== JK ==
// usb_top_level
module usb_top_level(
    input logic clk,
    input logic n_rst,
    input logic hsel,
    input logic [3:0] haddr,
    input logic [1:0] htrans,
    input logic  [1:0] hsize,
    input logic hwrite,
    input logic [31:0] hwdata,
    output logic [31:0] hrdata,
    output logic hresp,
    output logic hready,
    output logic d_mode,
    input logic d_plus_in,
    input logic d_minus_in,
    output logic d_plus_out,
    output logic d_minus_out,
    output logic [6:0] buffer_occupancy,
    output logic get_rx_data,
    output logic [3:0] tx_packet,
    output logic tx_transfer_active
);
logic [3:0] rx_packet;
logic rx_data_ready;
logic rx_transfer_active;
logic rx_error;
logic store_rx_packet_data;
logic [7:0] rx_packet_data;
logic flush;
logic [7:0] rx_data;
logic store_tx_data;
logic [7:0] tx_data;
logic clear;
logic tx_error;
logic get_tx_packet_data;
logic [7:0] tx_packet_data;
ahb_slave AHB_SLAVE(
    .clk(clk),
    .n_rst(n_rst),
    .hsel(hsel),
    .hwrite(hwrite),
    .hsize(hsize),
    .haddr(haddr),
    .htrans(htrans),
    .hwdata(hwdata),
    .hrdata(hrdata),
    .hresp(hresp),
    .hready(hready),
  ...
Size in the first run: about 4700 cells after synthesis, roughly 810 flip-flops, ~0.041 sq mm of cells after synthesis.
==> flow/config.mk <==
export PLATFORM = sky130hd
export DESIGN_NAME = usb_top_level
export DESIGN_NICKNAME = usb_top_level
export VERILOG_FILES = /design/flow/design.v
export SDC_FILE = /design/flow/constraint.sdc
export NUM_CORES = 4
export LEC_CHECK = 0
export CAP_MARGIN = 20
export CELL_PAD_IN_SITES_GLOBAL_PLACEMENT = 3
export CORE_MARGIN = 2
export CORE_UTILIZATION = 64
export CTS_CLUSTER_DIAMETER = 98
export GPL_TIMING_DRIVEN = 1
export MAX_ROUTING_LAYER = met4
export MIN_ROUTING_LAYER = met1
export PLACE_DENSITY_LB_ADDON = 0.12
export SLEW_MARGIN = 20
==> flow/constraint.sdc <==
create_clock -name core_clock -period 7.11 [get_ports {clk}]
set_input_delay 1.4220 -clock core_clock [delete_from_list [all_inputs] [get_ports {clk}]]
set_output_delay 1.4220 -clock core_clock [all_outputs]
set_load 0.01 [all_outputs]
run.sh (not shown) runs the stock make flow with config.mk's settings and CLKGATE_MAP_FILE=.
JK | ERROR | global placement without I/O (3_1_place_gp_skip_io)
### JK -> MS
Settings: MIN_ROUTING_LAYER: met1 -> unset; CTS_CLUSTER_DIAMETER: 98 -> unset; PLACE_DENSITY_LB_ADDON: 0.12 -> unset; MAX_ROUTING_LAYER: met4 -> unset; CORE_UTILIZATION: 64 -> 45; GPL_TIMING_DRIVEN: 1 -> unset; CELL_PAD_IN_SITES_GLOBAL_PLACEMENT: 3 -> unset; the clock period (ns, I/O delays scaled along): 7.11 -> 6.66.
==> comparison <==
MS: flow completed, timing, DRC and antenna clean. Re fraction of synthesis flops using an asynchronous set or reset pin: no difference whatsoever between JK and MS. In the tables for JK and MS, effective utilization at floorplan reads lower with MS. Reported for JK and MS, register area share after synthesis turned out identical to the last digit. For floorplan die width, dividing the value from MS by the value from JK gives 1.19. Going from JK to MS, post-synthesis instance area stayed essentially flat; die size shows an increase of 0.027 sq mm; floorplan row count grew by 18; fraction of the mapped netlist area in simple logic gates closely matched the old numbers. Diff MS..JK | synthesized cell count | unchanged. From JK to MS, number of cells in Yosys stat did not move at all. Min placeable core region across JK and MS: JK.
Modified inputs, AL compared to MS
Settings: CORE_UTILIZATION changed from 45 to 61; the clock period (ns, I/O delays scaled along) changed from 6.66 to 5.41.
Notes after the runs:
Every stage of the flow completed for AL, and the final layout passed the timing, DRC and antenna checks.
A slowest cell on the critical path of sky130_fd_sc_hd__clkdlybuf4s50_1 is what AL shows, while sky130_fd_sc_hd__dfrtp_1 belongs to MS.
Count of antenna diodes in the layout down 2 in AL wrt MS
Compared AL vs MS, and post-layout worst setup margin is down in AL.
Across both runs, arrival time of data at the critical path endpoint was lower for AL than for MS.
Re total number of sequential cells: no difference whatsoever between AL and MS.
Higher final core utilization goes to AL over MS.
Tally of non-filler cells in the final layout ended up 270 lower on AL than on MS.
AL: final area lower than MS
The following lists how TR was set up differently from AL:
Settings: CORE_UTILIZATION: 61 -> 44; the clock period (ns, I/O delays scaled along): 5.41 -> 11.3.
Findings:
Comparing TR and AL, the higher routed wire length on met3 was measured on AL. CTS buffer count came out higher on TR than on AL. TR ended up with met1 as its busiest layer in global routing; AL ended up with met2. Power per unit of standard cell area: higher on AL. Going from AL to TR, the clock share of power was found to have gone up by 2.3 points.
## Diff of input files: PW against TR
Settings: CORE_UTILIZATION now 64, was 44; CTS_CLUSTER_SIZE now 100, previously not set; the clock period (ns, I/O delays scaled along) now 7.23, was 11.3.
### Flow results
Signed area change from the synthesized netlist to the final layout (PW over TR): decrease, 0.75 points
[PW] initial antenna violation count rose 7 relative to TR
PW vs TR — sequential share of layout area rose 0.30 points.
PW: pin slew with the least headroom to its limit 0.13 ns above TR
In PW, the DRC violation total after the first TritonRoute iteration came out 1340 above the value in TR.

---

build 9:
Starting RTL as in the previous note.
Settings: LEC_CHECK=0, ABC_AREA=1, CAP_MARGIN=40, CORE_ASPECT_RATIO=0.52, CORE_MARGIN=2, CORE_UTILIZATION=40, CTS_CLUSTER_SIZE=70, GPL_ROUTABILITY_DRIVEN=0, GPL_TIMING_DRIVEN=1, HOLD_SLACK_MARGIN=0.04, MAX_ROUTING_LAYER=met4, PLACE_DENSITY_LB_ADDON=0.29, SETUP_SLACK_MARGIN=0.19, SLEW_MARGIN=40, TNS_END_PERCENT=10; clock period 3.92 ns.
Build 9 finished every step from synthesis to the final layout, and the layout passed the timing, DRC and antenna checks.
Edits applied to the flow inputs when going from build 9 to build 24:
# build 9
export LEC_CHECK = 0
export ABC_AREA = 1
export CAP_MARGIN = 40
export CORE_ASPECT_RATIO = 0.52
export CORE_MARGIN = 2
export CORE_UTILIZATION = 40
export CTS_CLUSTER_SIZE = 70
export GPL_ROUTABILITY_DRIVEN = 0
export GPL_TIMING_DRIVEN = 1
export HOLD_SLACK_MARGIN = 0.04
export MAX_ROUTING_LAYER = met4
export PLACE_DENSITY_LB_ADDON = 0.29
export SETUP_SLACK_MARGIN = 0.19
export SLEW_MARGIN = 40
export TNS_END_PERCENT = 10
create_clock -name core_clock -period 3.92 [get_ports {clk}]
# build 24
export LEC_CHECK = 0
export CAP_MARGIN = 20
export CORE_MARGIN = 2
export CORE_UTILIZATION = 44
export SLEW_MARGIN = 20
create_clock -name core_clock -period 12.0 [get_ports {clk}]
[summary]
- For switching power summed over all nets, dividing the value from build 24 by the value from build 9 gives 0.34.
- Count of TritonRoute iterations in the first routing pass: higher on build 9
- The non-clock buffer count in build 9 is 1.6 times that in build 24.
- Build 24 vs. build 9: wire length reported by the detailed router went down by about 8%.
- Looking at uppermost signal routing layer after detailed routing, the met4 result is from build 9; the met5 one comes from build 24.
- Higher depth of the most critical reg-to-reg path among build 24 and build 9: build 9
- The final layout from build 9, which completed every stage, passed the timing, DRC and antenna checks at the end of the flow.
- Build 24: flow completed, timing, DRC and antenna clean
For build 80, these inputs were changed with respect to build 24:
# build 24
export LEC_CHECK = 0
export CAP_MARGIN = 20
export CORE_MARGIN = 2
export CORE_UTILIZATION = 44
export SLEW_MARGIN = 20
create_clock -name core_clock -period 12.0 [get_ports {clk}]
# build 80
export LEC_CHECK = 0
export CAP_MARGIN = 20
export CORE_MARGIN = 2
export CORE_UTILIZATION = 57
export SLEW_MARGIN = 20
create_clock -name core_clock -period 4.52 [get_ports {clk}]
==> results <==
| area used by sequential logic in the layout | build 80 vs build 24 | ≈ equal |
Number of inserted filler cells in the final layout: build 80 < build 24
Build 80 against build 24: power in combinational cells grew by 190%; overall routed net length grew by about 2.4%; switching share of power shrank by 0.39 points; non-clock buffer count grew by 171.
The inputs of build 32 differ from those of build 80 as listed below.
# build 80
export LEC_CHECK = 0
export CAP_MARGIN = 20
export CORE_MARGIN = 2
export CORE_UTILIZATION = 57
export SLEW_MARGIN = 20
create_clock -name core_clock -period 4.52 [get_ports {clk}]
# build 32
export LEC_CHECK = 0
export CAP_MARGIN = 20
export CORE_MARGIN = 2
export CORE_UTILIZATION = 70
export CTS_CLUSTER_SIZE = 20
export HOLD_SLACK_MARGIN = 0.29
export PLACE_DENSITY = 0.64
export SETUP_SLACK_MARGIN = 1.16
export SLEW_MARGIN = 20
create_clock -name core_clock -period 4.52 [get_ports {clk}]
## What came out
Stage in which a tool error killed build 32: global routing (5_1_grt). As far as area fraction in compound gates goes, build 80 and build 32 are indistinguishable; the numbers are identical. Comparing build 80 and build 32, floorplan core density is higher on build 32. Number of buffers added for setup after CTS: build 80 and build 32 compared, lower one is build 80. On synthesized cell count, build 80 and build 32 are basically level. The post-detailed-placement half-perimeter wirelength reported for build 32 is greater than that of build 80 by 1.4%. From build 32 to build 80, register bit count reported by yosys did not move at all. Across both runs, area of the core region was lower for build 32 than for build 80. Build 32 vs build 80: die area down. Diff build 80 -> build 32: cell area after placement fell by about 0.43%, TritonCTS buffer count fell by 5, chip area line of the yosys report stayed essentially flat.
The following lists how build 82 was set up differently from build 32:
# build 32
export LEC_CHECK = 0
export CAP_MARGIN = 20
export CORE_MARGIN = 2
export CORE_UTILIZATION = 70
export CTS_CLUSTER_SIZE = 20
export HOLD_SLACK_MARGIN = 0.29
export PLACE_DENSITY = 0.64
export SETUP_SLACK_MARGIN = 1.16
export SLEW_MARGIN = 20
create_clock -name core_clock -period 4.52 [get_ports {clk}]
# build 82
export LEC_CHECK = 0
export CAP_MARGIN = 20
export CORE_MARGIN = 2
export CORE_UTILIZATION = 45
export SLEW_MARGIN = 20
create_clock -name core_clock -period 10.0 [get_ports {clk}]
Notes after the runs:
Going from build 32 to build 82, the x dimension of the die was found to have gone up by 24%.
Reported for build 82 and build 32, number of placed I/O pins turned out identical to the last digit.
STATUS full die area: build 82 loses against build 32
Build 82: no failed stages, no open violations at the end

---

== run A ==
Starting RTL as in the previous note.
clock: 8.27 ns
lec_check: 0
cap_margin: 20
core_aspect_ratio: 1.6
core_margin: 3
core_utilization: 66
gpl_timing_driven: 0
max_routing_layer: met4
min_routing_layer: met1
place_density_lb_addon: 0.17
setup_slack_margin: -0.07
slew_margin: 20
tns_end_percent: 40
global routing: run A exited with error
[inputs] run B vs run A
- ABC_AREA: unset -> 1
- MAX_ROUTING_LAYER: met4 -> unset
- PLACE_DENSITY_LB_ADDON: 0.17 -> unset
- CORE_UTILIZATION: 66 -> 63
- MIN_ROUTING_LAYER: met1 -> unset
- TNS_END_PERCENT: 40 -> unset
- GPL_TIMING_DRIVEN: 0 -> unset
- SETUP_SLACK_MARGIN: -0.07 -> unset
- CORE_ASPECT_RATIO: 1.6 -> unset
- CORE_MARGIN: 3 -> 2
- the clock period (ns, I/O delays scaled along): 8.27 -> 4.4
### Flow results
Run B went all the way through the flow, and no timing, DRC or antenna check failed.
Changes observed in run B relative to run A: synthesized cell count picked up an extra 890; placed cell count rose by about 14%; area after synthesis went up by 4.3%; post-synthesis chip area from yosys picked up an extra about 4.3%.
Between run B and run A, it is run B whose starting density of the core is lower, by 3.6 points.
The die of run B is larger than the one used in run A.
Delta (run B minus run A): fraction of the mapped netlist area in adder cells about even, maximum number of buffers from clock root to sink about even, final weighted congestion in routability-driven placement fell about 27%.
## Diff of input files: run C against run B
- CORE_UTILIZATION now 53, was 63
- ABC_AREA no longer set, was 1
- the clock period (ns, I/O delays scaled along) now 6.66, was 4.4
Results
Per the comparison of run C with run B, count of clock-net buffers in the final layout rose 17; total chip power shows a reduction of 0.0064 W.
Run C does better than run B on post-layout worst setup margin.
Run comparison: run C most heavily used metal layer in global routing met1; run B most heavily used metal layer in global routing met2
Relative to run B, the number of tap cells inserted measured on run C has increased by more than 10%.
Run B → run C: maximum cell stage delay along the critical path picked up an extra 0.16 ns, cell area after placement saw a decrease, global-route usage shows a reduction of 4.0 points.
Inputs modified between run C and run D:
- a change of CORE_UTILIZATION from 53 to 59
- a change of the clock period (ns, I/O delays scaled along) from 6.66 to 3.91
### Flow results
- Data required time at the worst endpoint, run D and run C: larger value in run C
- Sort run D and run C by power of the clock network, ascending, and run C comes first.
- Compared with run C, final non-filler cell area in run D increased by a few percent.
- clkdlybuf4s50_1 as the slowest cell on the critical path was reported by run C, and nor3b_2 by run D.
- In run D the implementation completed, yet the final layout does not meet the checks, the culprit being setup timing.
- Looking at total power divided by cell area, run D sits 68% above run C.
- Run D vs. run C: clock skew shrank by 0.0056 ns, core occupancy in the finished layout went up 10 points, total routed wirelength up 5.0%, tally of filler cells in the layout moved down, critical path depth increased by 5 relative to the old numbers.

---

Starting RTL as in the previous note.
Settings: LEC_CHECK=0, ABC_AREA=1, CAP_MARGIN=20, CORE_ASPECT_RATIO=0.53, CORE_MARGIN=2, CORE_UTILIZATION=29, GPL_TIMING_DRIVEN=1, MAX_ROUTING_LAYER=met4, MIN_ROUTING_LAYER=met2, PLACE_DENSITY_LB_ADDON=0.17, SLEW_MARGIN=20, TNS_END_PERCENT=70; clock period 4.02 ns.
The first run stopped in global routing (5_1_grt), error GRT-0116.
Change:
Settings changed: ABC_AREA 1 to default, CORE_ASPECT_RATIO 0.53 to default, CORE_UTILIZATION 29 to 68, CTS_CLUSTER_SIZE from default to 50, GPL_TIMING_DRIVEN 1 to default, MAX_ROUTING_LAYER met4 to default, MIN_ROUTING_LAYER met2 to default, PLACE_DENSITY_LB_ADDON 0.17 to default, TNS_END_PERCENT 70 to default.
Clock period 4.02 ns to 7.61 ns, I/O delays scaled along.
Now the flow finished clean.
Die size goes down by 59%.
Area after synthesis goes down by 4.1%.
Synthesized cell count goes down by 16%.
Change:
Settings changed: CORE_UTILIZATION 68 to 66, CTS_CLUSTER_SIZE 50 to default, SETUP_SLACK_MARGIN from default to 1.33.
Clock period 7.61 ns to 5.34 ns, I/O delays scaled along.
=> Register-to-register slack loses 1.6 ns. Routed wire length rose by 3.4%. Clock power grows by 55%. Area after synthesis is unchanged.
Change:
Settings changed: HOLD_SLACK_MARGIN from default to 0.29, SETUP_SLACK_MARGIN 1.33 to 1.16.
Clock period 5.34 ns to 4.52 ns, I/O delays scaled along.
After rerunning: The changed run went through all stages and came out clean. Maximum frequency is higher by 5.1%. Total power is higher by 21%. Sequential share of layout area is lower by 1.5 points. Wire length is higher by 10%. Hold slack loses 0.10 ns. Global-route usage is higher by 2.6 points. Sequential power is higher by 17%.

---

Setup of v45:
Starting RTL as in the previous note.
Settings: LEC_CHECK=0, ABC_AREA=0, CAP_MARGIN=10, CELL_PAD_IN_SITES_DETAIL_PLACEMENT=2, CELL_PAD_IN_SITES_GLOBAL_PLACEMENT=1, CORE_ASPECT_RATIO=1.22, CORE_MARGIN=2, CORE_UTILIZATION=34, CTS_CLUSTER_SIZE=72, GPL_ROUTABILITY_DRIVEN=0, GPL_TIMING_DRIVEN=0, MAX_ROUTING_LAYER=met5, PLACE_DENSITY=0.88, SETUP_SLACK_MARGIN=0.2, SLEW_MARGIN=25; clock period 8.44 ns.
v45 did not finish; a tool error ended it in 5_1_grt.
[inputs] v10 vs v45
# v45
export LEC_CHECK = 0
export ABC_AREA = 0
export CAP_MARGIN = 10
export CELL_PAD_IN_SITES_DETAIL_PLACEMENT = 2
export CELL_PAD_IN_SITES_GLOBAL_PLACEMENT = 1
export CORE_ASPECT_RATIO = 1.22
export CORE_MARGIN = 2
export CORE_UTILIZATION = 34
export CTS_CLUSTER_SIZE = 72
export GPL_ROUTABILITY_DRIVEN = 0
export GPL_TIMING_DRIVEN = 0
export MAX_ROUTING_LAYER = met5
export PLACE_DENSITY = 0.88
export SETUP_SLACK_MARGIN = 0.2
export SLEW_MARGIN = 25
create_clock -name core_clock -period 8.44 [get_ports {clk}]
# v10
export LEC_CHECK = 0
export ABC_AREA = 0
export CAP_MARGIN = 10
export CELL_PAD_IN_SITES_DETAIL_PLACEMENT = 2
export CORE_ASPECT_RATIO = 1.22
export CORE_MARGIN = 2
export CORE_UTILIZATION = 34
export CTS_CLUSTER_SIZE = 72
export GPL_ROUTABILITY_DRIVEN = 0
export GPL_TIMING_DRIVEN = 0
export MAX_ROUTING_LAYER = met4
export PLACE_DENSITY = 0.88
export SETUP_SLACK_MARGIN = 0.2
export SLEW_MARGIN = 30
create_clock -name core_clock -period 8.44 [get_ports {clk}]
In the summary table, v10 is marked failed, with error GRT-0116 raised in 5_1_grt.
v10 ends up with a half-perimeter wire length after detailed placement that is about 28% higher than in v45.
The number of gates resized after CTS of v10 exceeds that of v45 by 1.
Going from v45 to v10, number of CTS-inserted buffers fell 2; post-CTS setup buffer count ~0 delta.
[inputs] v52 vs v10
# v10
export LEC_CHECK = 0
export ABC_AREA = 0
export CAP_MARGIN = 10
export CELL_PAD_IN_SITES_DETAIL_PLACEMENT = 2
export CORE_ASPECT_RATIO = 1.22
export CORE_MARGIN = 2
export CORE_UTILIZATION = 34
export CTS_CLUSTER_SIZE = 72
export GPL_ROUTABILITY_DRIVEN = 0
export GPL_TIMING_DRIVEN = 0
export MAX_ROUTING_LAYER = met4
export PLACE_DENSITY = 0.88
export SETUP_SLACK_MARGIN = 0.2
export SLEW_MARGIN = 30
create_clock -name core_clock -period 8.44 [get_ports {clk}]
# v52
export LEC_CHECK = 0
export ABC_AREA = 0
export CAP_MARGIN = 40
export CORE_ASPECT_RATIO = 1.22
export CORE_MARGIN = 2
export CORE_UTILIZATION = 34
export CTS_CLUSTER_SIZE = 72
export GPL_ROUTABILITY_DRIVEN = 1
export GPL_TIMING_DRIVEN = 0
export PLACE_DENSITY = 0.88
export SETUP_SLACK_MARGIN = 0.2
export SLEW_MARGIN = 30
create_clock -name core_clock -period 8.44 [get_ports {clk}]
Notes after the runs:
The flow did not stop early for v52: all stages ran, and the layout cleared the timing, DRC and antenna checks.
Diff v10 -> v52 | post-cts repair resize count | decrease of 1
v10 → v52: synthesized cell count shows no meaningful change; worst slack at placement rose 1530 ps; instance count after placement with tap cells included +about 0.8%; total of buffers placed on input and output ports ~0 delta.
v52 against v10: half-perimeter wire length after detailed placement decreased 32%, post-detailed-placement cell area moved up.
Power figures rest on the tool's default switching activity, not on a simulated workload.
